==> flow/design.v <==
`timescale 1ns / 1ps
module multiplier (
    input  wire        clk,
    input  wire        rst,      
    input  wire [31:0] x,        
    input  wire [31:0] y,        
    input  wire        start,    
    output reg  [63:0] z,        
    output wire        busy      
  );
  localparam IDLE = 1'b0;
  localparam CALC = 1'b1;
  reg        state;
  reg [5:0]  count;
  reg [31:0] M;
  reg [64:0] P;
  reg        busy_r;
  assign busy = busy_r;
  wire [31:0] A = P[64:33];
  wire [1:0]  booth_bits = P[1:0];
  wire [31:0] add_sub_val = (booth_bits == 2'b01) ? M :
       (booth_bits == 2'b10) ? (~M + 1'b1) : 32'd0;
  wire [31:0] next_A = A + add_sub_val;
  wire [64:0] next_P = {next_A[31], next_A, P[32:1]};
  always @(posedge clk or posedge rst)
  begin
    if (rst)
    begin
      state  <= IDLE;
      count  <= 6'd0;
      M      <= 32'd0;
      P      <= 65'd0;
      z      <= 64'd0;
      busy_r <= 1'b0;
    end
    else
    begin
      case (state)
        IDLE:
        begin
          if (start)
          begin
            M      <= x;
            P      <= {32'd0, y, 1'b0};
            count  <= 6'd0;
            busy_r <= 1'b1;
            state  <= CALC;
          end
        end
        CALC:
        begin
          P <= next_P;
          count <= count + 1'b1;
          if (count == 6'd31)
          begin
            state  <= IDLE;
            z      <= next_P[64:1];
            busy_r <= 1'b0;
          end
        end
      endcase
    end
  end
endmodule
`timescale 1ns / 1ps
module mac (
    input  wire        clk,
    input  wire        rst,
    input  wire [31:0] x,
    input  wire [31:0] y,
    input  wire        start,
    output wire [31:0] z,
    output wire        busy
  );
  wire        busy0;
  wire        busy1;
  wire        busy2;
  wire        busy3;
  wire [31:0] x0 = {{24{x[ 7]}}, x[ 7: 0]};
  wire [31:0] x1 = {{24{x[15]}}, x[15: 8]};
  wire [31:0] x2 = {{24{x[23]}}, x[23:16]};
  wire [31:0] x3 = {{24{x[31]}}, x[31:24]};
  wire [31:0] y0 = {{24{y[ 7]}}, y[ 7: 0]};
  wire [31:0] y1 = {{24{y[15]}}, y[15: 8]};
  wire [31:0] y2 = {{24{y[23]}}, y[23:16]};
  wire [31:0] y3 = {{24{y[31]}}, y[31:24]};
  wire [63:0] result0;
  wire [63:0] result1;
  wire [63:0] result2;
  wire [63:0] result3;
  assign busy = busy0 | busy1 | busy2 | busy3;
  assign z    = result0[31:0] + result1[31:0] + result2[31:0] + result3[31:0];
  multiplier U_mul0 (
               .clk    (clk),
               .rst    (rst),
               .x      (x0),
               .y      (y0),
               .start  (start),
               .z      (result0),
               .busy   (busy0)
             );
  multiplier U_mul1 (
               .clk    (clk),
               .rst    (rst),
               .x      (x1),
               .y      (y1),
               .start  (start),
               .z      (result1),
               .busy   (busy1)
             );
  multiplier U_mul2 (
               .clk    (clk),
               .rst    (rst),
               .x      (x2),
               .y      (y2),
               .start  (start),
               .z      (result2),
               .busy   (busy2)
             );
  multiplier U_mul3 (
               .clk    (clk),
               .rst    (rst),
               .x      (x3),
               .y      (y3),
               .start  (start),
               .z      (result3),
               .busy   (busy3)
             );
endmodule
==> flow/run.sh <==
#!/bin/bash
# the make line also repeats each setting of config.mk as NAME=value (left out here)
make -C /OpenROAD-flow-scripts/flow DESIGN_CONFIG=/design/flow/config.mk WORK_HOME=/design/flow/orfs CLKGATE_MAP_FILE= finish
==> flow/config.mk <==
export PLATFORM = sky130hd
export DESIGN_NAME = mac
export DESIGN_NICKNAME = mac
export VERILOG_FILES = /design/flow/design.v
export SDC_FILE = /design/flow/constraint.sdc
export NUM_CORES = 4
export LEC_CHECK = 0
export ABC_AREA = 1
export CAP_MARGIN = 20
export CELL_PAD_IN_SITES_DETAIL_PLACEMENT = 0
export CORE_MARGIN = 2
export CORE_UTILIZATION = 72
export CTS_CLUSTER_DIAMETER = 195
export CTS_CLUSTER_SIZE = 12
export GPL_TIMING_DRIVEN = 1
export HOLD_SLACK_MARGIN = -0.09
export PLACE_DENSITY_LB_ADDON = 0.28
export SLEW_MARGIN = 5
==> flow/constraint.sdc <==
create_clock -name core_clock -period 4.15 [get_ports {clk}]
set_input_delay 0.8300 -clock core_clock [delete_from_list [all_inputs] [get_ports {clk}]]
set_output_delay 0.8300 -clock core_clock [all_outputs]
set_load 0.01 [all_outputs]
==> results of run 1 <==
[layer usage]
layer | vias up | GRT usage (%)
met5 | - | 0
met4 | 2 | 18.0
met3 | 382 | 6.81
met2 | 1790 | 65.3
met1 | 14700 | 57.0
li1 | 14700 | -
[per-stage QoR]
stage	hold slack, ns	cells	setup TNS (ns)	area, um2
global placement	0.461	5281	-1.03	34400
global route	0.508	5341	-8.75	36700
floorplan	0.448	4562	-1226.24	32100
finish	0.483	5341	-6.70	36700
detailed placement	0.463	5281	-2.32	34400
CTS	0.483	5333	-4.57	36300
[repair_timing]
action                                  CTS  global route
pin swaps                                43            47
endpoints found under the setup margin   30            41
endpoints found under the hold margin     0             0
gates resized                           282           111
setup buffers                            10             8
[final cells by class]
| type | instances | share of cell area [%] |
|---|---|---|
| antenna | 1 | 0.00681 |
| clock buffer | 44 | 3.00 |
| clock inverter | 3 | 0.0920 |
| inverter | 831 | 8.50 |
| multi-input combinational | 3177 | 50.0 |
| sequential | 448 | 30.5 |
| tap | 592 | 2.02 |
| timing repair buffer | 245 | 5.86 |
==> results.toml, run 1 <==
# flow metrics
[worst_setup_path]
reg2reg_to = "U_mul0.P[60]$_DFFE_PP0P_"
cp_max_fo = 3
crit_family = "adder cells"
cp_num_buf_inv = 4
reg2reg_depth = 21
crit_path_max_incr_delay_ns = 0.51
path_class = "flop to primary output"
r2r_slack_ns = 0.29
crit_chain = "inv_2, fa_1, fa_1, inv_2, ha_4, fa_2, nand2_1, nand2_1, nand2_2, inv_2, nand3_2, nand3b_1, nand2_1, nand2_2, xor2_4, buf_6"
crit_path_end_kind = "primary output"
critPathLaunchType = "flop"
r2r-start = "U_mul0.M[1]$_DFFE_PP0P_"
cp_slowest_cell = "fa_1"
crit_required_ns = 3.32
crit_start = "U_mul1.z[1]$_DFFE_PP0P_"
endpoint = "z[21]"
cp.depth = 16
arrival_ns = 3.76

[global_route]
grt_max_degree = 81
grt_pass1_wl_um = 154000
grt_pass1_vias = 30100
grt-ovfl-total = 0
grt_use_total_pct = 41.4
grt_antenna_before_repair = 2

[placement]
place.gp.congestion = 1.04
dp_slack_ns = -0.281
io_buffers = 99
dp_hpwl_um = 69200

[clock_network]
h-tree-depth = 2
clk_pin_slew_ns = 0.07
ctsLongestPathBuffers = 3
cts_tree = "done"
root_buffer = "clkbuf_16"
cts.sinks = 448
cts_hold_buf = 0
numCtsBuffers = 43
clk_latency_ns = 0.60

[synthesis]
yosys.area.top_type = "dfrtp_1"
ys_sh_adder_pct = 12.3
top_cells_by_area = "dfrtp_1 35%, nand2_1 18%, inv_1 9.5%"
synth_seq_share_pct = 34.9
synthDistinctLibCells = 47
synth-xor-area-share_pct = 1.06
syn_nets = 4906
yosys_warnings = 1
synth-main-ff-cell = "dfrtp_1"
synth-edff-count = 0
syn-cell-area_um2 = 32100
muxShareOfSynthArea_pct = 0
ys.flops = 448
synthCells = 4562
avgSynthCellArea_um2 = 7.04
topCombFamilyByArea = "simple AND/OR/NAND/NOR gates"
postSynth.asyncResetShare_pct = 100
ys_sh_simple_pct = 28.5
synthTopCellsByCount = "1579 x nand2_1, 812 x inv_1, 448 x dfrtp_1"
yosys_area_um2 = 32100
synth_stat.cells = 4562
synth.top_cell.area_share_pct = 34.9
top_cell = "nand2_1"
synthAoiAreaFrac_pct = 11.8

[final_timing]
worst_pin_slew_ns = 1.05
finalClockPeriodUsage_pct = 110
drv_slew = 0
setup_violations = 27
max_slew_margin_pct = 29.7
hold_viol = 0
fin_crit_ns = 4.59
max_freq_ghz = 0.218
fin_ws_ns = -0.435
skew_ns = 0.0190
rsz0062_at_grt = "true"

[floorplanning]
die-width_um = 215
die_h_um = 215
fp_util_pct = 72.8
num_rows = 77
core_um2 = 44100
chip_area_um2 = 46300
num_io_pins = 100

[detailed_routing]
post-route-drc-count = 0
vias = 31600
ant_nets = 0
drt_iter0_drc = 3794
vias_per_cell = 5.92
wl_met3_um = 9890
routed_wl_um = 98000
first_pass_iters = 8
wl_met2_um = 44500
highest_layer = "met5"
wl_per_cell_um = 18.3
met1Wirelength_um = 38400

[flow_run]
warning_count = 45
drv_cap = 0

[status]
status = "complete, but fails checks"
check.faults = "setup timing"

[final_layout]
area.growth.synth_to_final_pct = 14.4
fillerInstances = 2916
final_nets = 5090
multiInputGateArea_um2 = 18400
register_area_um2 = 11200
final_core_util_pct = 83.2

[worst_hold_path]
hold_path_end = "U_mul2.z[9]$_DFFE_PP0P_"
holdCritStartpoint = "U_mul2.P[11]$_DFFE_PP0P_"
whs_path_depth = 2
hold_path.class = "flop to flop"
==> inputs of run 2 (changes only) <==
Settings changed: ABC_AREA 1 to not set, CORE_UTILIZATION 72 to 70, CTS_CLUSTER_DIAMETER 195 to 378, CTS_CLUSTER_SIZE 12 to 93, HOLD_SLACK_MARGIN -0.09 to not set, MAX_ROUTING_LAYER set to met4, PLACE_DENSITY_LB_ADDON 0.28 to 0.05, SETUP_SLACK_MARGIN set to 0.44.
Clock period 4.15 ns to 2.14 ns, I/O delays scaled along.
==> run 2 against run 1 <==
The run now fails in 5_1_grt. Synthesized cell count shrank 28%. Die size down 7.6%. Area after synthesis decreased by 10%.
==> results.toml, run 2 <==
# physical design summary
[synthesis]
top_cells_by_area = "dfrtp_1 39%, ha_1 9.2%, nand2_1 8.2%"
synth-edff-count = 0
yosys_warnings = 1
yosys_area_um2 = 28800
avgSynthCellArea_um2 = 8.76
top_cell = "nand2_1"
postSynth.asyncResetShare_pct = 100
synth_stat.cells = 3287
synthCells = 3287
synth-main-ff-cell = "dfrtp_1"
syn_nets = 3631
ys.flops = 448
synth-xor-area-share_pct = 4.50
synthTopCellsByCount = "632 x nand2_1, 448 x dfrtp_1, 445 x o21ai_0"
synth.top_cell.area_share_pct = 38.9
syn-cell-area_um2 = 28800
ys_sh_adder_pct = 13.8
muxShareOfSynthArea_pct = 2.79
synthDistinctLibCells = 84
synthAoiAreaFrac_pct = 20.5
synth_seq_share_pct = 38.9
ys_sh_simple_pct = 14.6
yosys.area.top_type = "dfrtp_1"
topCombFamilyByArea = "AND-OR/OR-AND gates"

[clock_network]
cts_hold_buf = 0
ctsLongestPathBuffers = 3
h-tree-depth = 1
root_buffer = "clkbuf_16"
numCtsBuffers = 8
cts.sinks = 448

[placement]
io_buffers = 99
dp_slack_ns = -2.71
dp_hpwl_um = 63700
place.gp.congestion = 0.987
dp_cells = 4423
place_area_um2 = 35900

[floorplanning]
core_um2 = 40700
chip_area_um2 = 42800
die_h_um = 207
num_rows = 74
num_io_pins = 100
fp_util_pct = 70.7
die-width_um = 207

[status]
status = "aborted with a tool error"
stop_stage = "5_1_grt"
error = "[ERROR GRT-0116] Global routing finished with congestion. Check the congestion regions in the DRC Viewer."

[global_route]
grt_use_total_pct = 80.3
grt-ovfl-total = 112
[run 2: through the flow]
| stage | utilization, % |
|---|---|
| 3_3_place_gp | 88.1 |
| 2_1_floorplan | - |
| 4_1_cts | 96.5 |
| 3_5_place_dp | 88.1 |
[run 2: what timing repair did]
item,in CTS
setup buffers,143
pin swaps,299
endpoints found under the setup margin,235
resized,577
[run 2: routing by layer]
metal,overflow,global-route usage (%)
met1,0,80.0
met4,50,81.6
met5,-,-
met2,59,95.9
met3,3,59.3
==> inputs of run 3 (changes only) <==
Settings changed: CELL_PAD_IN_SITES_DETAIL_PLACEMENT 0 to not set, CORE_UTILIZATION 70 to 40, CTS_CLUSTER_DIAMETER 378 to not set, CTS_CLUSTER_SIZE 93 to not set, GPL_TIMING_DRIVEN 1 to not set, MAX_ROUTING_LAYER met4 to not set, PLACE_DENSITY_LB_ADDON 0.05 to not set, SETUP_SLACK_MARGIN 0.44 to not set, SLEW_MARGIN 5 to 20.
Clock period 2.14 ns to 5.17 ns, I/O delays scaled along.
==> run 3 against run 2 <==
The layout now fails its checks (setup timing). Die size grew 73%. Area after synthesis is the same. Synthesized cell count is the same.
==> results.toml, run 3 <==
# flow metrics
[worst_hold_path]
hold_path.class = "flop to flop"
holdCritStartpoint = "U_mul2.P[17]$_DFFE_PP0P_"
whs_path_depth = 2
hold_path_end = "U_mul2.P[16]$_DFFE_PP0P_"

[synthesis]
top_cells_by_area = "dfrtp_1 39%, ha_1 9.2%, nand2_1 8.2%"
synth_stat.cells = 3287
ys.flops = 448
yosys.area.top_type = "dfrtp_1"
synth.top_cell.area_share_pct = 38.9
synthAoiAreaFrac_pct = 20.5
synth-main-ff-cell = "dfrtp_1"
synthDistinctLibCells = 84
ys_sh_simple_pct = 14.6
muxShareOfSynthArea_pct = 2.79
yosys_warnings = 1
top_cell = "nand2_1"
synth-xor-area-share_pct = 4.50
syn-cell-area_um2 = 28800
syn_nets = 3631
topCombFamilyByArea = "AND-OR/OR-AND gates"
synthCells = 3287
synthTopCellsByCount = "632 x nand2_1, 448 x dfrtp_1, 445 x o21ai_0"
postSynth.asyncResetShare_pct = 100
synth-edff-count = 0
synth_seq_share_pct = 38.9
ys_sh_adder_pct = 13.8
yosys_area_um2 = 28800
avgSynthCellArea_um2 = 8.76

[final_timing]
fin_crit_ns = 5.54
max_slew_margin_pct = 30.8
setup_violations = 10
skew_ns = 0.0276
rsz0062_at_grt = "true"
max_freq_ghz = 0.181
finalClockPeriodUsage_pct = 107
worst_pin_slew_ns = 1.03
drv_slew = 0
hold_viol = 0
fin_ws_ns = -0.369

[global_route]
grt_use_total_pct = 19.8
grt_pass1_vias = 22700
grt_antenna_before_repair = 0
grt_pass1_wl_um = 120000
grt-ovfl-total = 0
grt_max_degree = 123

[detailed_routing]
first_pass_iters = 5
routed_wl_um = 72200
wl_per_cell_um = 16.5
post-route-drc-count = 0
diodes = 0
vias = 23100
ant_nets = 0
vias_per_cell = 5.28
drt_iter0_drc = 1512

[final_layout]
fin_area_um2 = 33300
area.growth.synth_to_final_pct = 15.5
final_nets = 3735

[status]
status = "complete, but fails checks"
check.faults = "setup timing"

[placement]
place.gp.congestion = 0.877
dp_hpwl_um = 49800
place_area_um2 = 31200
io_buffers = 99

[flow_run]
drv_cap = 0
warning_count = 49

[clock_network]
cts.sinks = 448
h-tree-depth = 2
root_buffer = "clkbuf_16"
ctsLongestPathBuffers = 3
clk_pin_slew_ns = 0.06
numCtsBuffers = 52
clk_latency_ns = 0.63
cts_hold_buf = 0
cts_tree = "done"

[worst_setup_path]
cp_max_fo = 2
crit_chain = "inv_1, fa_1, fa_1, inv_2, buf_6, ha_4, a21o_1, a21oi_2, o21ai_2, a41o_4, a31oi_4, o31ai_4, a311o_2, a221oi_2, xnor2_1, buf_2"
r2r_slack_ns = 0.69
r2r-start = "U_mul1.M[0]$_DFFE_PP0P_"
crit_required_ns = 4.14
arrival_ns = 4.51
cp.depth = 16
cp_num_buf_inv = 4
reg2reg_to = "U_mul1.P[61]$_DFFE_PP0P_"
path_class = "flop to primary output"
endpoint = "z[30]"
critPathLaunchType = "flop"
reg2reg_depth = 16
cp_slowest_cell = "fa_1"
crit_start = "U_mul2.z[2]$_DFFE_PP0P_"
crit_top_cell = "fa_1"
crit_path_max_incr_delay_ns = 0.53
crit_path_end_kind = "primary output"
crit_family = "AND-OR/OR-AND gates"

[floorplanning]
chip_area_um2 = 74200
die-width_um = 272
num_io_pins = 100
die_h_um = 272
core_um2 = 71400
num_rows = 98
fp_util_pct = 40.4
-- run 3: area by class of cell --
type,instances,area (um2)
Clock buffer,71,1460
Clock inverter,25,275
Fill cell,6937,38100
Inverter,218,825
Multi-Input combinational cell,2458,16500
Sequential cell,448,11200
Tap cell,950,1190
Timing Repair Buffer,213,1830
-- run 3: timing repair --
item | in CTS | in global routing
setup buffers | 5 | 10
endpoints found under the setup margin | 24 | 20
resized | 113 | 41
pin swaps | 28 | 29
-- run 3: metal layers --
| metal | track usage, % | routed length [um] | share of wire (%) |
|---|---|---|---|
| met1 | 28.9 | 36300 | 50 |
| met2 | 31.1 | 31800 | 44 |
| met3 | 3.00 | 2790 | 3.9 |
| met4 | 3.99 | 1270 | 1.8 |
| met5 | 0 | 0 | 0 |
-- run 3: stage by stage --
stage          TNS (ns)  hold WS (ns)  std cells  setup WS, ns  util [%]
2_1_floorplan   -860.67         0.445       3287         -1.92         -
3_3_place_gp      -4.16         0.468       4275        -0.716      43.7
3_5_place_dp      -4.16         0.477       4275        -0.671      43.7
4_1_cts           -2.36         0.481       4375        -0.419      46.4
5_1_grt           -4.78         0.512       4383        -0.559      46.6
6_report          -2.36         0.484       4383        -0.369      46.6
==> inputs of run 4 (changes only) <==
Clock period 5.17 ns to 7.0 ns, I/O delays scaled along.
==> run 4 against run 3 <==
Now clean on timing, DRC and antenna. Synthesized cell count did not move. Final cell count down 1.9%. Flip-flop count unchanged. Clock-buffer cell count is 8 higher. Die size did not move. Highest routed layer unchanged.
==> results.toml, run 4 <==
# flow metrics
[status]
status = "timing/DRC/antenna clean"

[clock_network]
root_buffer = "clkbuf_16"
numCtsBuffers = 54
ctsLongestPathBuffers = 3
clk_pin_slew_ns = 0.06
clk_latency_ns = 0.62
cts.sinks = 448
cts_tree = "done"
h-tree-depth = 2

[synthesis]
top_cells_by_area = "dfrtp_1 39%, ha_1 9.2%, nand2_1 8.2%"
synth-edff-count = 0
synthCells = 3287
synth.top_cell.area_share_pct = 38.9
ys_sh_simple_pct = 14.6
synthAoiAreaFrac_pct = 20.5
synth_stat.cells = 3287
syn-cell-area_um2 = 28800
yosys_warnings = 1
synthDistinctLibCells = 84
synth_seq_share_pct = 38.9
ys.flops = 448
yosys.area.top_type = "dfrtp_1"
avgSynthCellArea_um2 = 8.76
synth-main-ff-cell = "dfrtp_1"
yosys_area_um2 = 28800
syn_nets = 3631
top_cell = "nand2_1"
ys_sh_adder_pct = 13.8
muxShareOfSynthArea_pct = 2.79
synth-xor-area-share_pct = 4.50
synthTopCellsByCount = "632 x nand2_1, 448 x dfrtp_1, 445 x o21ai_0"
postSynth.asyncResetShare_pct = 100
topCombFamilyByArea = "AND-OR/OR-AND gates"

[floorplanning]
core_um2 = 71400
fp_util_pct = 40.4
num_rows = 98
die_h_um = 272
num_io_pins = 100
die-width_um = 272
chip_area_um2 = 74200

[worst_setup_path]
cp.depth = 16
cp_max_fo = 3
r2r-start = "U_mul3.M[4]$_DFFE_PP0P_"
arrival_ns = 5.27
critPathLaunchType = "flop"
crit_path_end_kind = "primary output"
reg2reg_depth = 12
crit_top_cell = "fa_1"
reg2reg_to = "U_mul3.P[58]$_DFFE_PP0P_"
path_class = "flop to primary output"
crit_start = "U_mul2.z[1]$_DFFE_PP0P_"
crit_path_max_incr_delay_ns = 0.55
cp_slowest_cell = "clkdlybuf4s50_1"
crit_family = "AND-OR/OR-AND gates"
endpoint = "z[29]"
cp_num_buf_inv = 3
crit_chain = "inv_1, fa_1, fa_1, inv_1, ha_1, fa_1, a21oi_1, o21bai_1, a211oi_2, o31ai_4, a21oi_1, o21bai_2, a31o_2, a221oi_1, xnor2_1, clkdlybuf4s50_1"
r2r_slack_ns = 2.02
crit_required_ns = 5.60

[detailed_routing]
post-route-drc-count = 0
vias = 22800
first_pass_iters = 5
vias_per_cell = 5.31
ant_nets = 0
drt_iter0_drc = 1428
wl_per_cell_um = 16.7
routed_wl_um = 71800

[final_timing]
worst_pin_slew_ns = 1.09
hold_viol = 0
setup_violations = 0
skew_ns = 0.0232
max_freq_ghz = 0.150
drv_slew = 0
max_slew_margin_pct = 27.1
rsz0062_at_grt = "false"
fin_crit_ns = 6.67
finalSetupTns_ns = 0
finalClockPeriodUsage_pct = 95.3

[flow_run]
warning_count = 52
drv_cap = 0

[final_layout]
area.growth.synth_to_final_pct = 13.2
fin_area_um2 = 32600
final_nets = 3646
fillerInstances = 6989

[global_route]
grt_antenna_before_repair = 2
grt_pass1_vias = 22700
grt_pass1_wl_um = 120000
grt_use_total_pct = 19.6
grt_max_degree = 147
grt-ovfl-total = 0

[placement]
place_area_um2 = 30600
place.gp.congestion = 0.883
io_buffers = 99
dp_hpwl_um = 49200

[worst_hold_path]
holdCritStartpoint = "U_mul3.count[5]$_DFFE_PP0P_"
hold_path.class = "flop to flop"
whs_path_depth = 1
hold_path_end = "U_mul3.count[5]$_DFFE_PP0P_"
run 4: area by class of cell:
cell class	instances	area [um2]	area share, %
timing repair buffer	122	1200	3.68
tap	950	1190	3.65
multi-input combinational	2458	16200	49.8
clock buffer	79	1600	4.89
clock inverter	23	353	1.08
sequential	448	11200	34.4
antenna	1	2.50	0.00768
inverter	218	825	2.53
run 4: per-layer routing:
layer,wire length [um],vias up,GRT usage (%)
met5,0,-,0
met4,1520,0,5.09
met3,2520,86,2.27
met2,31600,356,30.9
met1,36200,11000,28.7
li1,-,11400,-
run 4: through the flow:
stage | utilization, % | cells | hold slack [ns] | setup WS [ns]
after detailed placement | 42.9 | 4195 | 0.471 | 0.552
after global routing | 45.7 | 4298 | 0.499 | 0.0333
final | 45.7 | 4299 | 0.482 | 0.332
after CTS | 45.6 | 4297 | 0.488 | 0.0519
after global placement | 42.9 | 4195 | 0.468 | 0.586
after floorplan | - | 3287 | 0.445 | -0.457
run 4: timing repair:
action,CTS,global route
resized,1,4
buffers inserted,0,0
hold endpoints to repair,0,0
hold buffers,0,0
endpoints found under the setup margin,1,3
pin swaps,0,2
==> inputs of run 5 (changes only) <==
Settings changed: CAP_MARGIN 20 to 30, CELL_PAD_IN_SITES_DETAIL_PLACEMENT set to 2, CELL_PAD_IN_SITES_GLOBAL_PLACEMENT set to 3, CORE_ASPECT_RATIO set to 1.13, CORE_UTILIZATION 40 to 45, CTS_CLUSTER_DIAMETER set to 135, CTS_CLUSTER_SIZE set to 40, GPL_ROUTABILITY_DRIVEN set to 1, GPL_TIMING_DRIVEN set to 0, HOLD_SLACK_MARGIN set to -0.08, MAX_ROUTING_LAYER set to met4, MIN_ROUTING_LAYER set to met2, PLACE_DENSITY_LB_ADDON set to 0.2, SETUP_SLACK_MARGIN set to -0.06, SLEW_MARGIN 20 to 5.
Clock period 7.0 ns to 6.76 ns, I/O delays scaled along.
==> run 5 against run 4 <==
Synthesized cell count unchanged. Area after synthesis unchanged. Die size decreased by 11%. The run now fails in 3_3_place_gp.
==> results.toml, run 5 <==
# physical design summary
[status]
status = "aborted with a tool error"
stop_stage = "3_3_place_gp"
error = "[ERROR FLW-0024] Place density exceeds 1.0 (current PLACE_DENSITY_LB_ADDON =  0.2). Please check if the value of  PLACE_DENSITY_LB_ADDON is between 0 and 0.99."

[floorplanning]
num_rows = 98
core_um2 = 63300
chip_area_um2 = 66000
num_io_pins = 100
die-width_um = 242
fp_util_pct = 45.5
die_h_um = 273

[synthesis]
synth.top_cell.area_share_pct = 38.9
syn_nets = 3631
synth_seq_share_pct = 38.9
yosys_area_um2 = 28800
topCombFamilyByArea = "AND-OR/OR-AND gates"
syn-cell-area_um2 = 28800
postSynth.asyncResetShare_pct = 100
synthTopCellsByCount = "632 x nand2_1, 448 x dfrtp_1, 445 x o21ai_0"
synth-edff-count = 0
synth-main-ff-cell = "dfrtp_1"
ys.flops = 448
top_cells_by_area = "dfrtp_1 39%, ha_1 9.2%, nand2_1 8.2%"
avgSynthCellArea_um2 = 8.76
yosys.area.top_type = "dfrtp_1"
muxShareOfSynthArea_pct = 2.79
ys_sh_adder_pct = 13.8
synth_stat.cells = 3287
yosys_warnings = 1
ys_sh_simple_pct = 14.6
synthAoiAreaFrac_pct = 20.5
synthDistinctLibCells = 84
top_cell = "nand2_1"
synth-xor-area-share_pct = 4.50
synthCells = 3287
==> inputs of run 6 (changes only) <==
Settings changed: CAP_MARGIN 30 to 5, CELL_PAD_IN_SITES_DETAIL_PLACEMENT 2 to 0, CELL_PAD_IN_SITES_GLOBAL_PLACEMENT 3 to 2, CORE_ASPECT_RATIO 1.13 to not set, CORE_MARGIN 2 to 5, CORE_UTILIZATION 45 to 22, CTS_CLUSTER_DIAMETER 135 to 182, CTS_CLUSTER_SIZE 40 to not set, GPL_ROUTABILITY_DRIVEN 1 to 0, GPL_TIMING_DRIVEN 0 to not set, HOLD_SLACK_MARGIN -0.08 to not set, MAX_ROUTING_LAYER met4 to not set, MIN_ROUTING_LAYER met2 to not set, PLACE_DENSITY set to 0.75, PLACE_DENSITY_LB_ADDON 0.2 to not set, SETUP_SLACK_MARGIN -0.06 to not set, SLEW_MARGIN 5 to 20, TNS_END_PERCENT set to 75.
Clock period 6.76 ns to 9.03 ns, I/O delays scaled along.
==> run 6 against run 5 <==
Now clean on timing, DRC and antenna. Area after synthesis is the same. Die size grew 110%. Synthesized cell count is the same.
==> results.toml, run 6 <==
# flow metrics
[worst_setup_path]
arrival_ns = 5.33
reg2reg_to = "U_mul3.P[58]$_DFFE_PP0P_"
crit_path_max_incr_delay_ns = 0.57
path_class = "flop to primary output"
crit_required_ns = 7.22
r2r-start = "U_mul3.M[4]$_DFFE_PP0P_"
crit_chain = "inv_1, fa_1, fa_1, inv_1, ha_1, fa_1, a21oi_1, o21bai_1, a211oi_1, o31ai_1, a21oi_1, o21bai_1, a31o_2, a221oi_1, xnor2_1, clkdlybuf4s50_1"
cp_slowest_cell = "clkdlybuf4s50_1"
cp.depth = 16
cp_max_fo = 4
reg2reg_depth = 12
crit_family = "AND-OR/OR-AND gates"
endpoint = "z[29]"
cp_num_buf_inv = 3
r2r_slack_ns = 4.15
crit_start = "U_mul1.z[1]$_DFFE_PP0P_"
crit_top_cell = "fa_1"
critPathLaunchType = "flop"
crit_path_end_kind = "primary output"

[detailed_routing]
wl_per_cell_um = 15.9
ant_nets = 0
vias_per_cell = 4.46
drt_iter0_drc = 1391
first_pass_iters = 5
vias = 22700
diodes = 0
post-route-drc-count = 0
routed_wl_um = 80800

[placement]
dp_cells = 4983
dp_slack_ns = 2.54
io_buffers = 99
dp_hpwl_um = 57800

[global_route]
grt_max_degree = 167
grtUsageMet3_pct = 2.04
grt-ovfl-total = 0
grt_pass1_vias = 22900
grt_pass1_wl_um = 130000
grt_busiest_layer = "met2"
grt_antenna_before_repair = 0
grt_use_total_pct = 11.6
grt_use_met1_pct = 15.9
use_met2_pct = 18.6

[final_timing]
finalSetupTns_ns = 0
fin_crit_ns = 7.13
fin_ws_ns = 1.90
rsz0062_at_grt = "false"
setup_violations = 0
drv_slew = 0
hold_viol = 0
max_slew_margin_pct = 26.0
finalClockPeriodUsage_pct = 79.0
max_freq_ghz = 0.140
worst_pin_slew_ns = 1.11
skew_ns = 0.0276

[worst_hold_path]
hold_path_end = "U_mul0.P[56]$_DFFE_PP0P_"
holdCritStartpoint = "U_mul0.P[56]$_DFFE_PP0P_"
hold_path.class = "flop to flop"
whs_path_depth = 2

[floorplanning]
die-width_um = 372
fp_util_pct = 22.2
chip_area_um2 = 138000
num_io_pins = 100
num_rows = 132
die_h_um = 372
core_um2 = 130000

[synthesis]
syn-cell-area_um2 = 28800
synth_seq_share_pct = 38.9
synthCells = 3287
top_cell = "nand2_1"
synth_stat.cells = 3287
yosys.area.top_type = "dfrtp_1"
synthAoiAreaFrac_pct = 20.5
syn_nets = 3631
synth-main-ff-cell = "dfrtp_1"
topCombFamilyByArea = "AND-OR/OR-AND gates"
synth.top_cell.area_share_pct = 38.9
postSynth.asyncResetShare_pct = 100
avgSynthCellArea_um2 = 8.76
muxShareOfSynthArea_pct = 2.79
synthDistinctLibCells = 84
ys_sh_simple_pct = 14.6
ys_sh_adder_pct = 13.8
yosys_warnings = 1
synth-edff-count = 0
synthTopCellsByCount = "632 x nand2_1, 448 x dfrtp_1, 445 x o21ai_0"
synth-xor-area-share_pct = 4.50
ys.flops = 448
yosys_area_um2 = 28800
top_cells_by_area = "dfrtp_1 39%, ha_1 9.2%, nand2_1 8.2%"

[clock_network]
ctsLongestPathBuffers = 3
cts.sinks = 448
postCtsSetupBuffers = 0
clk_pin_slew_ns = 0.06
cts_hold_buf = 0
clk_latency_ns = 0.65
ctsResizeCount = 0
cts_tree = "done"
root_buffer = "clkbuf_16"
h-tree-depth = 2
numCtsBuffers = 58

[flow_run]
drv_cap = 0
warning_count = 46

[final_layout]
area.growth.synth_to_final_pct = 16.6
fillerInstances = 14100
register_area_um2 = 11200
final_nets = 3645
fin_cells = 5092
multiInputGateArea_um2 = 16200

[status]
status = "timing/DRC/antenna clean"
==> run 6: cell type report <==
| type | count | area share (%) |
|---|---|---|
| Multi-Input combinational cell | 2458 | 48.2 |
| Sequential cell | 448 | 33.4 |
| Tap cell | 1742 | 6.49 |
| Clock buffer | 81 | 5.03 |
| Timing Repair Buffer | 117 | 3.42 |
| Inverter | 218 | 2.46 |
| Clock inverter | 28 | 0.976 |
==> run 6: per-layer routing <==
layer	wire (um)	share of wire [%]
met5	0	0
met3	3490	4.3
met1	38500	48
met2	36300	45
met4	2520	3.1
==> run 6: per-stage QoR <==
step	hold slack [ns]	util (%)	cell area (um2)
after floorplan	0.445	-	28800
after global placement	0.470	24.3	31600
after detailed placement	0.474	24.3	31600
after CTS	0.488	25.9	33600
after global routing	0.498	25.9	33600
final	0.485	25.9	33600
==> inputs of run 7 (changes only) <==
Settings changed: CAP_MARGIN 5 to 20, CELL_PAD_IN_SITES_DETAIL_PLACEMENT 0 to not set, CELL_PAD_IN_SITES_GLOBAL_PLACEMENT 2 to not set, CORE_MARGIN 5 to 2, CORE_UTILIZATION 22 to 71, CTS_CLUSTER_DIAMETER 182 to 29, CTS_CLUSTER_SIZE set to 58, GPL_ROUTABILITY_DRIVEN 0 to not set, PLACE_DENSITY 0.75 to not set, SETUP_SLACK_MARGIN set to 1.61, TNS_END_PERCENT 75 to not set.
Clock period 9.03 ns to 5.45 ns, I/O delays scaled along.
==> run 7 against run 6 <==
The run now fails in 5_1_grt. Die size shrank 69%. Synthesized cell count is the same. Area after synthesis is the same.
==> results.toml, run 7 <==
# physical design summary
[synthesis]
syn_nets = 3631
synthAoiAreaFrac_pct = 20.5
avgSynthCellArea_um2 = 8.76
top_cells_by_area = "dfrtp_1 39%, ha_1 9.2%, nand2_1 8.2%"
yosys.area.top_type = "dfrtp_1"
ys_sh_adder_pct = 13.8
synth_stat.cells = 3287
ys.flops = 448
synth-edff-count = 0
synth_seq_share_pct = 38.9
synthCells = 3287
muxShareOfSynthArea_pct = 2.79
synthTopCellsByCount = "632 x nand2_1, 448 x dfrtp_1, 445 x o21ai_0"
synthDistinctLibCells = 84
synth-main-ff-cell = "dfrtp_1"
postSynth.asyncResetShare_pct = 100
ys_sh_simple_pct = 14.6
topCombFamilyByArea = "AND-OR/OR-AND gates"
yosys_warnings = 1
synth.top_cell.area_share_pct = 38.9
synth-xor-area-share_pct = 4.50
top_cell = "nand2_1"
syn-cell-area_um2 = 28800
yosys_area_um2 = 28800

[clock_network]
h-tree-depth = 3
cts.sinks = 448
ctsLongestPathBuffers = 3
root_buffer = "clkbuf_16"
numCtsBuffers = 103

[placement]
io_buffers = 99
dp_hpwl_um = 49700
dp_slack_ns = 0.108
place.gp.congestion = 0.972
dp_cells = 3777

[floorplanning]
die_h_um = 205
die-width_um = 205
num_rows = 73
chip_area_um2 = 42200
num_io_pins = 100
core_um2 = 39900
fp_util_pct = 72.1

[status]
status = "aborted with a tool error"
stop_stage = "5_1_grt"
## run 7: per-stage QoR
| step | hold WS, ns | TNS [ns] | area [um2] |
|---|---|---|---|
| after floorplan | 0.445 | -760.32 | 29000 |
| after global placement | 0.468 | 0 | 30300 |
| after CTS | 0.485 | -0.471 | 35500 |
| after detailed placement | 0.478 | 0 | 30300 |
## run 7: timing repair
item,in CTS
pin swaps,129
gates resized,378
endpoints found under the hold margin,0
gates cloned,0
setup endpoints to repair,93
hold buffers,0
buffers inserted,79
==> inputs of run 8 (changes only) <==
Settings changed: CORE_UTILIZATION 71 to 52, CTS_CLUSTER_DIAMETER 29 to not set, CTS_CLUSTER_SIZE 58 to 99, SETUP_SLACK_MARGIN 1.61 to not set.
Clock period 5.45 ns to 6.11 ns, I/O delays scaled along.
==> run 8 against run 7 <==
Now clean on timing, DRC and antenna. Die size increased by 36%. Synthesized cell count unchanged. Area after synthesis unchanged.
==> results.toml, run 8 <==
# flow metrics
[detailed_routing]
ant_nets = 0
wl_per_cell_um = 17.9
post-route-drc-count = 0
vias_per_cell = 5.70
drt_iter0_drc = 1192
routed_wl_um = 72400
vias = 23100
first_pass_iters = 5
diodes = 0

[final_timing]
max_freq_ghz = 0.169
rsz0062_at_grt = "false"
fin_crit_ns = 5.93
hold_viol = 0
max_slew_margin_pct = 27.4
setup_violations = 0
skew_ns = 0.0236
finalClockPeriodUsage_pct = 97.0
worst_pin_slew_ns = 1.08
finalSetupTns_ns = 0
drv_slew = 0

[worst_setup_path]
arrival_ns = 4.71
crit_chain = "inv_1, fa_1, fa_1, inv_1, ha_1, fa_2, a21oi_2, o21bai_1, a211oi_2, o31ai_1, buf_4, a21oi_4, o21bai_2, buf_4, a31o_2, a31oi_1, xnor2_1, clkdlybuf4s15_2"
cp_slowest_cell = "fa_1"
endpoint = "z[25]"
cp_max_fo = 4
r2r_slack_ns = 1.18
crit_start = "U_mul1.z[1]$_DFFE_PP0P_"
reg2reg_to = "U_mul3.P[58]$_DFFE_PP0P_"
crit_family = "adder cells"
path_class = "flop to primary output"
critPathLaunchType = "flop"
reg2reg_depth = 14
crit_required_ns = 4.89
cp_num_buf_inv = 5
r2r-start = "U_mul3.M[4]$_DFFE_PP0P_"
cp.depth = 18
crit_path_end_kind = "primary output"
crit_path_max_incr_delay_ns = 0.51

[status]
status = "timing/DRC/antenna clean"

[floorplanning]
chip_area_um2 = 57300
die_h_um = 239
num_rows = 86
fp_util_pct = 52.5
num_io_pins = 100
core_um2 = 54900
die-width_um = 239

[worst_hold_path]
holdCritStartpoint = "U_mul3.P[63]$_DFFE_PP0P_"
whs_path_depth = 1
hold_path_end = "U_mul3.P[63]$_DFFE_PP0P_"
hold_path.class = "flop to flop"

[final_layout]
final_core_util_pct = 58.8
area.growth.synth_to_final_pct = 12.1
final_nets = 3648
fin_cells = 4050
fillerInstances = 4895

[synthesis]
synthAoiAreaFrac_pct = 20.5
synth.top_cell.area_share_pct = 38.9
muxShareOfSynthArea_pct = 2.79
yosys_warnings = 1
ys.flops = 448
syn_nets = 3631
synthTopCellsByCount = "632 x nand2_1, 448 x dfrtp_1, 445 x o21ai_0"
ys_sh_simple_pct = 14.6
top_cells_by_area = "dfrtp_1 39%, ha_1 9.2%, nand2_1 8.2%"
synth-xor-area-share_pct = 4.50
syn-cell-area_um2 = 28800
synth-edff-count = 0
yosys.area.top_type = "dfrtp_1"
topCombFamilyByArea = "AND-OR/OR-AND gates"
avgSynthCellArea_um2 = 8.76
synthDistinctLibCells = 84
yosys_area_um2 = 28800
synth_stat.cells = 3287
synthCells = 3287
ys_sh_adder_pct = 13.8
top_cell = "nand2_1"
postSynth.asyncResetShare_pct = 100
synth_seq_share_pct = 38.9
synth-main-ff-cell = "dfrtp_1"

[placement]
io_buffers = 99
dp_hpwl_um = 50100
place.gp.congestion = 0.898
dp_cells = 3953

[flow_run]
warning_count = 49
drv_cap = 0

[global_route]
grt_pass1_vias = 23000
grt_max_degree = 134
grt_pass1_wl_um = 120000
grt-ovfl-total = 0
grt_antenna_before_repair = 0
grt_use_total_pct = 25.8

[clock_network]
root_buffer = "clkbuf_16"
h-tree-depth = 2
numCtsBuffers = 52
cts_tree = "done"
clk_latency_ns = 0.62
ctsLongestPathBuffers = 3
cts.sinks = 448
clk_pin_slew_ns = 0.06
-- run 8: routing by layer --
layer	track usage [%]	routed length, um
met5	0	0
met4	5.42	1190
met3	3.07	2430
met2	44.0	34800
met1	35.3	33900
-- run 8: cell type report --
| type | instances | area [um2] | share of cell area (%) |
|---|---|---|---|
| Inverter | 218 | 825 | 2.56 |
| Sequential cell | 448 | 11200 | 34.8 |
| Multi-Input combinational cell | 2458 | 16300 | 50.4 |
| Timing Repair Buffer | 126 | 1210 | 3.76 |
| Clock buffer | 68 | 1470 | 4.57 |
| Tap cell | 704 | 881 | 2.73 |
| Clock inverter | 28 | 385 | 1.19 |
-- run 8: timing repair --
| item | in CTS | in global routing |
|---|---|---|
| cloned | 0 | 0 |
| setup endpoints to repair | 10 | 6 |
| endpoints found under the hold margin | 0 | 0 |
| hold buffers | 0 | 0 |
| gates resized | 19 | 10 |
| pin swaps | 1 | 5 |
| buffers inserted | 0 | 1 |
-- run 8: stage by stage --
stage / worst slack (ns) / instance area [um2] / hold slack [ns]
floorplan: -1.17 / 28800 / 0.445
global placement: 0.0669 / 30300 / 0.467
detailed placement: -0.00646 / 30300 / 0.472
CTS: 0.0320 / 32200 / 0.489
global route: 0.0117 / 32300 / 0.506
finish: 0.181 / 32300 / 0.480
==> inputs of run 9 (changes only) <==
Settings changed: ABC_AREA set to 1, CELL_PAD_IN_SITES_DETAIL_PLACEMENT set to 0, CORE_UTILIZATION 52 to 72, CTS_CLUSTER_DIAMETER set to 195, CTS_CLUSTER_SIZE 99 to 12, GPL_TIMING_DRIVEN set to 1, HOLD_SLACK_MARGIN set to -0.09, PLACE_DENSITY_LB_ADDON set to 0.28, SETUP_SLACK_MARGIN set to 1.13, SLEW_MARGIN 20 to 5.
Clock period 6.11 ns to 3.94 ns, I/O delays scaled along.
==> run 9 against run 8 <==
The flow now stops in 5_1_grt. Die size decreased by 19%. Area after synthesis rose by 12%. Synthesized cell count is 39% higher.
==> results.toml, run 9 <==
# physical design summary
[status]
status = "aborted with a tool error"
stop_stage = "5_1_grt"
error = "[ERROR GRT-0232] Routing congestion too high. Check the congestion heatmap in the GUI."

[floorplanning]
fp_util_pct = 72.8
chip_area_um2 = 46300
num_io_pins = 100
num_rows = 77
die-width_um = 215
die_h_um = 215
core_um2 = 44100

[synthesis]
avgSynthCellArea_um2 = 7.04
synth-edff-count = 0
syn_nets = 4906
muxShareOfSynthArea_pct = 0
synthDistinctLibCells = 47
ys.flops = 448
synth_seq_share_pct = 34.9
synthCells = 4562
synth.top_cell.area_share_pct = 34.9
synth-xor-area-share_pct = 1.06
yosys.area.top_type = "dfrtp_1"
yosys_warnings = 1
synth_stat.cells = 4562
synthAoiAreaFrac_pct = 11.8
postSynth.asyncResetShare_pct = 100
yosys_area_um2 = 32100
top_cell = "nand2_1"
syn-cell-area_um2 = 32100
synthTopCellsByCount = "1579 x nand2_1, 812 x inv_1, 448 x dfrtp_1"
synth-main-ff-cell = "dfrtp_1"
top_cells_by_area = "dfrtp_1 35%, nand2_1 18%, inv_1 9.5%"
topCombFamilyByArea = "simple AND/OR/NAND/NOR gates"
ys_sh_simple_pct = 28.5
ys_sh_adder_pct = 12.3

[clock_network]
root_buffer = "clkbuf_16"
ctsLongestPathBuffers = 3
cts.sinks = 448
numCtsBuffers = 43
cts_hold_buf = 0
h-tree-depth = 2

[global_route]
grt-ovfl-total = 203
grt_use_total_pct = 82.4

[placement]
place.gp.congestion = 1.02
dp_hpwl_um = 72900
io_buffers = 99
-- run 9: stage by stage --
step | setup TNS [ns] | worst slack [ns] | area [um2] | cells
2_1_floorplan | -1301.51 | -2.91 | 32700 | 4562
3_3_place_gp | -1.35 | -0.168 | 35000 | 5282
3_5_place_dp | -3.25 | -0.249 | 35000 | 5282
4_1_cts | -8.03 | -0.490 | 38800 | 5386
-- run 9: metal layers --
metal / overflow / track usage, %
met5: 1 / 47.6
met3: 8 / 71.0
met4: 97 / 79.7
met2: 93 / 95.8
met1: 4 / 82.6
-- run 9: repair_timing --
| action | 4_1_cts |
|---|---|
| pin swaps | 246 |
| setup buffers | 57 |
| resized | 726 |
| endpoints found under the setup margin | 152 |
==> inputs of run 10 (changes only) <==
Settings changed: ABC_AREA 1 to not set, CELL_PAD_IN_SITES_DETAIL_PLACEMENT 0 to not set, CORE_UTILIZATION 72 to 69, CTS_CLUSTER_DIAMETER 195 to 29, CTS_CLUSTER_SIZE 12 to 58, GPL_TIMING_DRIVEN 1 to not set, HOLD_SLACK_MARGIN -0.09 to not set, PLACE_DENSITY_LB_ADDON 0.28 to not set, SETUP_SLACK_MARGIN 1.13 to 2.0, SLEW_MARGIN 5 to 20.
Clock period 3.94 ns to 7.0 ns, I/O delays scaled along.
==> run 10 against run 9 <==
Now clean on timing, DRC and antenna. Synthesized cell count decreased by 28%. Die size down 6.3%. Area after synthesis shrank 10%.
==> results.toml, run 10 <==
# flow metrics
[synthesis]
syn_nets = 3631
ys_sh_adder_pct = 13.8
ys_sh_simple_pct = 14.6
avgSynthCellArea_um2 = 8.76
ys.flops = 448
topCombFamilyByArea = "AND-OR/OR-AND gates"
synthDistinctLibCells = 84
syn-cell-area_um2 = 28800
synth-edff-count = 0
synth-main-ff-cell = "dfrtp_1"
synthCells = 3287
yosys_area_um2 = 28800
yosys.area.top_type = "dfrtp_1"
top_cells_by_area = "dfrtp_1 39%, ha_1 9.2%, nand2_1 8.2%"
synthTopCellsByCount = "632 x nand2_1, 448 x dfrtp_1, 445 x o21ai_0"
synthAoiAreaFrac_pct = 20.5
synth-xor-area-share_pct = 4.50
synth_stat.cells = 3287
muxShareOfSynthArea_pct = 2.79
synth_seq_share_pct = 38.9
yosys_warnings = 1
postSynth.asyncResetShare_pct = 100
synth.top_cell.area_share_pct = 38.9
top_cell = "nand2_1"

[detailed_routing]
wl_per_cell_um = 23.0
vias = 26900
routed_wl_um = 92800
ant_nets = 0
first_pass_iters = 9
drt_iter0_drc = 3430
post-route-drc-count = 0
vias_per_cell = 6.69

[clock_network]
h-tree-depth = 3
cts_tree = "done"
ctsLongestPathBuffers = 3
cts.sinks = 448
root_buffer = "clkbuf_16"
numCtsBuffers = 104
clk_latency_ns = 0.67
clk_pin_slew_ns = 0.06
cts_hold_buf = 0

[floorplanning]
die-width_um = 208
fp_util_pct = 70.2
num_io_pins = 100
die_h_um = 208
core_um2 = 41000
num_rows = 74
chip_area_um2 = 43400

[worst_setup_path]
endpoint = "z[30]"
arrival_ns = 4.82
crit_required_ns = 5.60
cp_slowest_cell = "fa_1"
crit_chain = "inv_2, fa_1, fa_1, inv_2, ha_4, a2111oi_4, o21ai_2, a41o_4, a31oi_4, o31ai_4, a311o_2, a221oi_2, xnor2_1, buf_2"
crit_family = "AND-OR/OR-AND gates"
r2r_slack_ns = 1.97
cp_max_fo = 4
crit_path_end_kind = "primary output"
reg2reg_depth = 15
cp.depth = 14
path_class = "flop to primary output"
reg2reg_to = "U_mul3.P[63]$_DFFE_PP0P_"
crit_start = "U_mul0.z[6]$_DFFE_PP0P_"
crit_path_max_incr_delay_ns = 0.70
critPathLaunchType = "flop"
r2r-start = "U_mul3.M[5]$_DFFE_PP0P_"
cp_num_buf_inv = 3

[placement]
io_buffers = 99
place.gp.congestion = 0.928
dp_cells = 3772
dp_hpwl_um = 48600
place_area_um2 = 30100

[global_route]
grt_antenna_before_repair = 2
grt_max_degree = 184
grt-ovfl-total = 0
grt_use_total_pct = 39.1
grt_pass1_vias = 26900
grt_pass1_wl_um = 137000

[flow_run]
warning_count = 51
drv_cap = 0

[worst_hold_path]
holdCritStartpoint = "U_mul0.P[52]$_DFFE_PP0P_"
hold_path.class = "flop to flop"
whs_path_depth = 2
hold_path_end = "U_mul0.P[52]$_DFFE_PP0P_"

[final_timing]
skew_ns = 0.0310
holdWs_ns = 0.483
max_freq_ghz = 0.161
max_slew_margin_pct = 12.4
setup_violations = 0
drv_slew = 0
fin_crit_ns = 6.22
finalClockPeriodUsage_pct = 88.9
rsz0062_at_grt = "true"
worst_pin_slew_ns = 1.31
hold_viol = 0

[final_layout]
area.growth.synth_to_final_pct = 21.6
fillerInstances = 2097
fin_cells = 4026
fin_area_um2 = 35000
final_nets = 3746

[status]
status = "timing/DRC/antenna clean"
[run 10: layout make-up]
cell class / instances / area, um2 / area share, %
diodes: 1 / 2.50 / 0.00715
multi-input cells: 2458 / 16800 / 47.9
well taps: 532 / 666 / 1.90
clock buffers: 116 / 2720 / 7.77
inverters: 218 / 828 / 2.37
clock inverters: 81 / 1230 / 3.51
repair buffers: 172 / 1580 / 4.51
flip-flops and latches: 448 / 11200 / 32.0
[run 10: repair_timing]
action	4_1_cts	5_1_grt
buffers inserted	28	28
gates cloned	0	0
gates resized	160	90
pin swaps	35	20
endpoints found under the setup margin	28	40
[run 10: stage by stage]
| step | worst slack, ns | TNS, ns | utilization, % |
|---|---|---|---|
| detailed placement | 0.974 | 0 | 73.3 |
| CTS | 1.18 | 0 | 84.0 |
| global placement | 1.09 | 0 | 73.3 |
| finish | 0.776 | 0 | 85.4 |
| floorplan | -0.457 | -204.80 | - |
| global route | 0.772 | 0 | 85.4 |
[run 10: per-layer routing]
metal | vias up | global-route usage (%) | share of wire (%)
met5 | - | 0 | 0.011
met3 | 542 | 8.11 | 9.5
met2 | 1835 | 65.7 | 48
met1 | 12900 | 47.0 | 36
met4 | 2 | 22.5 | 7.2
li1 | 11600 | - | -
==> inputs of run 11 (changes only) <==
Settings changed: ABC_AREA set to 1, CORE_UTILIZATION 69 to 72, CTS_CLUSTER_DIAMETER 29 to not set, CTS_CLUSTER_SIZE 58 to 75, PLACE_DENSITY_LB_ADDON set to 0.24, SETUP_SLACK_MARGIN 2.0 to -0.27.
Clock period 7.0 ns to 3.79 ns, I/O delays scaled along.
==> run 11 against run 10 <==
Now fails the layout checks on setup timing. Clock-buffer cell count is 47 lower. Critical path type unchanged. Core utilization is 0.41 points higher. Highest routed layer unchanged. Routed wire length is 17% higher. Register-to-register slack worse by 2.1 ns. Via count is 23% higher.
==> results.toml, run 11 <==
# flow metrics
[status]
status = "complete, but fails checks"
check.faults = "setup timing"

[synthesis]
topCombFamilyByArea = "simple AND/OR/NAND/NOR gates"
avgSynthCellArea_um2 = 7.04
ys.flops = 448
synth-edff-count = 0
muxShareOfSynthArea_pct = 0
synth_seq_share_pct = 34.9
synth_stat.cells = 4562
yosys_area_um2 = 32100
yosys.area.top_type = "dfrtp_1"
synthDistinctLibCells = 47
ys_sh_simple_pct = 28.5
ys_sh_adder_pct = 12.3
syn_nets = 4906
synthTopCellsByCount = "1579 x nand2_1, 812 x inv_1, 448 x dfrtp_1"
syn-cell-area_um2 = 32100
synthAoiAreaFrac_pct = 11.8
postSynth.asyncResetShare_pct = 100
top_cell = "nand2_1"
yosys_warnings = 1
synth-xor-area-share_pct = 1.06
synth-main-ff-cell = "dfrtp_1"
synth.top_cell.area_share_pct = 34.9
top_cells_by_area = "dfrtp_1 35%, nand2_1 18%, inv_1 9.5%"
synthCells = 4562

[worst_setup_path]
r2r_slack_ns = -0.10
crit_start = "U_mul1.z[1]$_DFFE_PP0P_"
crit_chain = "inv_2, fa_1, fa_1, inv_2, ha_4, fa_2, nand2_2, nand2_2, nand2_4, inv_2, nand3_2, nand3b_1, buf_6, nand3b_1, nand2_1, nand2_1, nand2_2, buf_6"
reg2reg_to = "U_mul0.P[62]$_DFFE_PP0P_"
path_class = "flop to primary output"
cp.depth = 18
endpoint = "z[29]"
cp_max_fo = 3
arrival_ns = 3.91
critPathLaunchType = "flop"
crit_path_max_incr_delay_ns = 0.52
cp_slowest_cell = "fa_1"
crit_path_end_kind = "primary output"
r2r-start = "U_mul0.M[1]$_DFFE_PP0P_"
cp_num_buf_inv = 5
crit_required_ns = 3.03
reg2reg_depth = 22
crit_family = "adder cells"

[floorplanning]
core_um2 = 44100
fp_util_pct = 72.8
chip_area_um2 = 46300
die-width_um = 215
die_h_um = 215
num_io_pins = 100
num_rows = 77

[final_timing]
rsz0062_at_grt = "true"
fin_ws_ns = -0.881
fin_crit_ns = 4.67
holdWs_ns = 0.486
skew_ns = 0.0356
setup_violations = 33
finalClockPeriodUsage_pct = 123
max_freq_ghz = 0.214
hold_viol = 0
worst_pin_slew_ns = 1.10
max_slew_margin_pct = 26.7
drv_slew = 0

[final_layout]
register_area_um2 = 11200
fillerInstances = 2567
final_nets = 5145
area.growth.synth_to_final_pct = 17.8
final_core_util_pct = 85.8
multiInputGateArea_um2 = 18600

[detailed_routing]
first_pass_iters = 10
vias_per_cell = 6.10
vias = 33100
wl_per_cell_um = 19.9
met1Wirelength_um = 40900
routed_wl_um = 108000
wl_met2_um = 47700
highest_layer = "met5"
drt_iter0_drc = 4913
post-route-drc-count = 0
ant_nets = 0
wl_met3_um = 12500

[clock_network]
numCtsBuffers = 48
root_buffer = "clkbuf_16"
cts.sinks = 448
ctsLongestPathBuffers = 3
clk_latency_ns = 0.65
clk_pin_slew_ns = 0.06
h-tree-depth = 2
cts_tree = "done"

[global_route]
grt_pass1_vias = 31300
grt_pass1_wl_um = 163000
grt_use_total_pct = 44.2
grt-ovfl-total = 0
grt_max_degree = 84
grt_antenna_before_repair = 2

[flow_run]
warning_count = 46
drv_cap = 0

[placement]
dp_hpwl_um = 71400
place.gp.congestion = 1.02
io_buffers = 99

[worst_hold_path]
whs_path_depth = 2
holdCritStartpoint = "U_mul3.P[62]$_DFFE_PP0P_"
hold_path_end = "U_mul3.P[62]$_DFFE_PP0P_"
hold_path.class = "flop to flop"
==> run 11: cell type report <==
class,instances,area share (%)
Clock buffer,69,3.62
Inverter,831,8.26
Antenna cell,2,0.0132
Clock inverter,18,0.618
Sequential cell,448,29.6
Timing Repair Buffer,295,6.89
Multi-Input combinational cell,3177,49.0
Tap cell,592,1.96
==> run 11: per-layer routing <==
layer	vias to the layer above	global-route usage [%]
met3	565	8.41
met2	2375	68.4
met1	15300	60.2
li1	14900	-
met4	2	21.6
met5	-	0
==> run 11: timing repair <==
| item | 4_1_cts | 5_1_grt |
|---|---|---|
| endpoints found under the setup margin | 30 | 32 |
| setup buffers | 14 | 19 |
| pin swaps | 70 | 92 |
| hold buffers | 0 | 0 |
| resized | 325 | 144 |
==> run 11: stage by stage <==
| step | TNS (ns) | cell area [um2] | instances | worst slack, ns |
|---|---|---|---|---|
| 2_1_floorplan | -1355.27 | 32100 | 4562 | -3.03 |
| 3_3_place_gp | -8.74 | 34700 | 5321 | -0.486 |
| 3_5_place_dp | -10.06 | 34700 | 5321 | -0.531 |
| 4_1_cts | -12.38 | 37200 | 5419 | -0.610 |
| 5_1_grt | -27.50 | 37800 | 5431 | -0.906 |
| 6_report | -19.27 | 37800 | 5432 | -0.881 |
==> inputs of run 12 (changes only) <==
Settings changed: CAP_MARGIN 20 to 5, CORE_UTILIZATION 72 to 71, CTS_CLUSTER_DIAMETER set to 29, CTS_CLUSTER_SIZE 75 to 39, MAX_ROUTING_LAYER set to met4, PLACE_DENSITY_LB_ADDON 0.24 to not set, SETUP_SLACK_MARGIN -0.27 to -0.22.
Clock period 3.79 ns to 3.82 ns, I/O delays scaled along.
==> run 12 against run 11 <==
Still fails the layout checks on setup timing. Routed wire length grew 12%. Clock skew about the same. Global-route usage grew 5.8 points. Hold slack lost 0.0061 ns. Cell area is 3.5% higher.
==> results.toml, run 12 <==
# flow metrics
[final_layout]
final_core_util_pct = 88.2
multiInputGateArea_um2 = 18400
final_nets = 5171
fillerInstances = 2256
area.growth.synth_to_final_pct = 22.0
register_area_um2 = 11200

[final_timing]
hold_viol = 0
setup_violations = 37
max_slew_margin_pct = 21.0
finalClockPeriodUsage_pct = 129
worst_pin_slew_ns = 1.18
skew_ns = 0.0359
max_freq_ghz = 0.203
drv_slew = 0
rsz0062_at_grt = "true"
fin_ws_ns = -1.11
fin_crit_ns = 4.93

[synthesis]
ys.flops = 448
syn_nets = 4906
ys_sh_adder_pct = 12.3
top_cells_by_area = "dfrtp_1 35%, nand2_1 18%, inv_1 9.5%"
syn-cell-area_um2 = 32100
synthCells = 4562
synth-main-ff-cell = "dfrtp_1"
muxShareOfSynthArea_pct = 0
synthAoiAreaFrac_pct = 11.8
yosys_warnings = 1
synth_seq_share_pct = 34.9
postSynth.asyncResetShare_pct = 100
top_cell = "nand2_1"
topCombFamilyByArea = "simple AND/OR/NAND/NOR gates"
ys_sh_simple_pct = 28.5
synth.top_cell.area_share_pct = 34.9
yosys_area_um2 = 32100
synth_stat.cells = 4562
synth-edff-count = 0
synthTopCellsByCount = "1579 x nand2_1, 812 x inv_1, 448 x dfrtp_1"
synthDistinctLibCells = 47
yosys.area.top_type = "dfrtp_1"
synth-xor-area-share_pct = 1.06
avgSynthCellArea_um2 = 7.04

[clock_network]
root_buffer = "clkbuf_16"
clk_latency_ns = 0.68
numCtsBuffers = 96
h-tree-depth = 3
cts_tree = "done"
ctsLongestPathBuffers = 3
clk_pin_slew_ns = 0.06
cts_hold_buf = 0
cts.sinks = 448

[worst_hold_path]
hold_path.class = "flop to flop"
whs_path_depth = 2
holdCritStartpoint = "U_mul0.P[39]$_DFFE_PP0P_"
hold_path_end = "U_mul0.P[39]$_DFFE_PP0P_"

[worst_setup_path]
reg2reg_to = "U_mul0.P[63]$_DFFE_PP0P_"
endpoint = "z[13]"
critPathLaunchType = "flop"
reg2reg_depth = 22
crit_top_cell = "inv_2"
r2r_slack_ns = -0.32
r2r-start = "U_mul0.M[0]$_DFFE_PP0P_"
path_class = "flop to primary output"
crit_path_max_incr_delay_ns = 0.52
crit_chain = "inv_2, fa_1, fa_1, inv_2, ha_4, fa_2, nand2_1, nand2_1, nand2_2, inv_2, nand3_2, nand3b_1, buf_6, xor2_4, buf_6"
arrival_ns = 4.17
cp.depth = 15
cp_slowest_cell = "fa_1"
crit_required_ns = 3.06
cp_num_buf_inv = 5
crit_path_end_kind = "primary output"
cp_max_fo = 3
crit_family = "adder cells"
crit_start = "U_mul0.z[1]$_DFFE_PP0P_"

[placement]
io_buffers = 99
dp_hpwl_um = 70100
place.gp.congestion = 1.01

[global_route]
grt_pass1_vias = 33800
grt_use_total_pct = 50.0
grt_pass1_wl_um = 178000
grt-ovfl-total = 0
grt_antenna_before_repair = 5
grt_max_degree = 96

[detailed_routing]
first_pass_iters = 15
post-route-drc-count = 0
routed_wl_um = 121000
drt_iter0_drc = 5460
vias = 35000
ant_nets = 0
wl_per_cell_um = 21.9
vias_per_cell = 6.36

[status]
check.faults = "setup timing"
status = "complete, but fails checks"

[floorplanning]
num_rows = 77
die_h_um = 217
chip_area_um2 = 46900
core_um2 = 44400
die-width_um = 217
num_io_pins = 100
fp_util_pct = 72.3

[flow_run]
drv_cap = 0
warning_count = 47
## run 12: layout make-up
cell class | instances | area share [%]
antenna | 7 | 0.0447
clock buffer | 110 | 6.50
timing repair buffer | 273 | 6.21
inverter | 831 | 7.97
tap | 592 | 1.89
multi-input combinational | 3177 | 47.0
sequential | 448 | 28.6
clock inverter | 67 | 1.80
## run 12: metrics by stage
stage	std cells	cell area [um2]	hold WS (ns)	setup slack (ns)	TNS, ns
6_report	5505	39200	0.480	-1.11	-24.68
5_1_grt	5504	39200	0.502	-1.09	-28.84
4_1_cts	5486	38600	0.484	-0.618	-13.29
3_5_place_dp	5308	34600	0.470	-0.461	-8.80
3_3_place_gp	5308	34600	0.457	-0.414	-7.11
2_1_floorplan	4562	32100	0.448	-3.00	-1344.51
## run 12: metal layers
metal,share of wire [%],wire [um],vias up,track usage [%]
met5,0,0,-,-
met3,14,17300,1027,13.5
met1,34,40900,15900,59.4
li1,-,-,15000,-
met2,43,52100,3142,76.0
met4,8.6,10400,0,31.0
## run 12: repair_timing
item	CTS	global route
setup buffers	9	14
setup endpoints to repair	30	62
gates resized	307	113
pin swaps	52	63
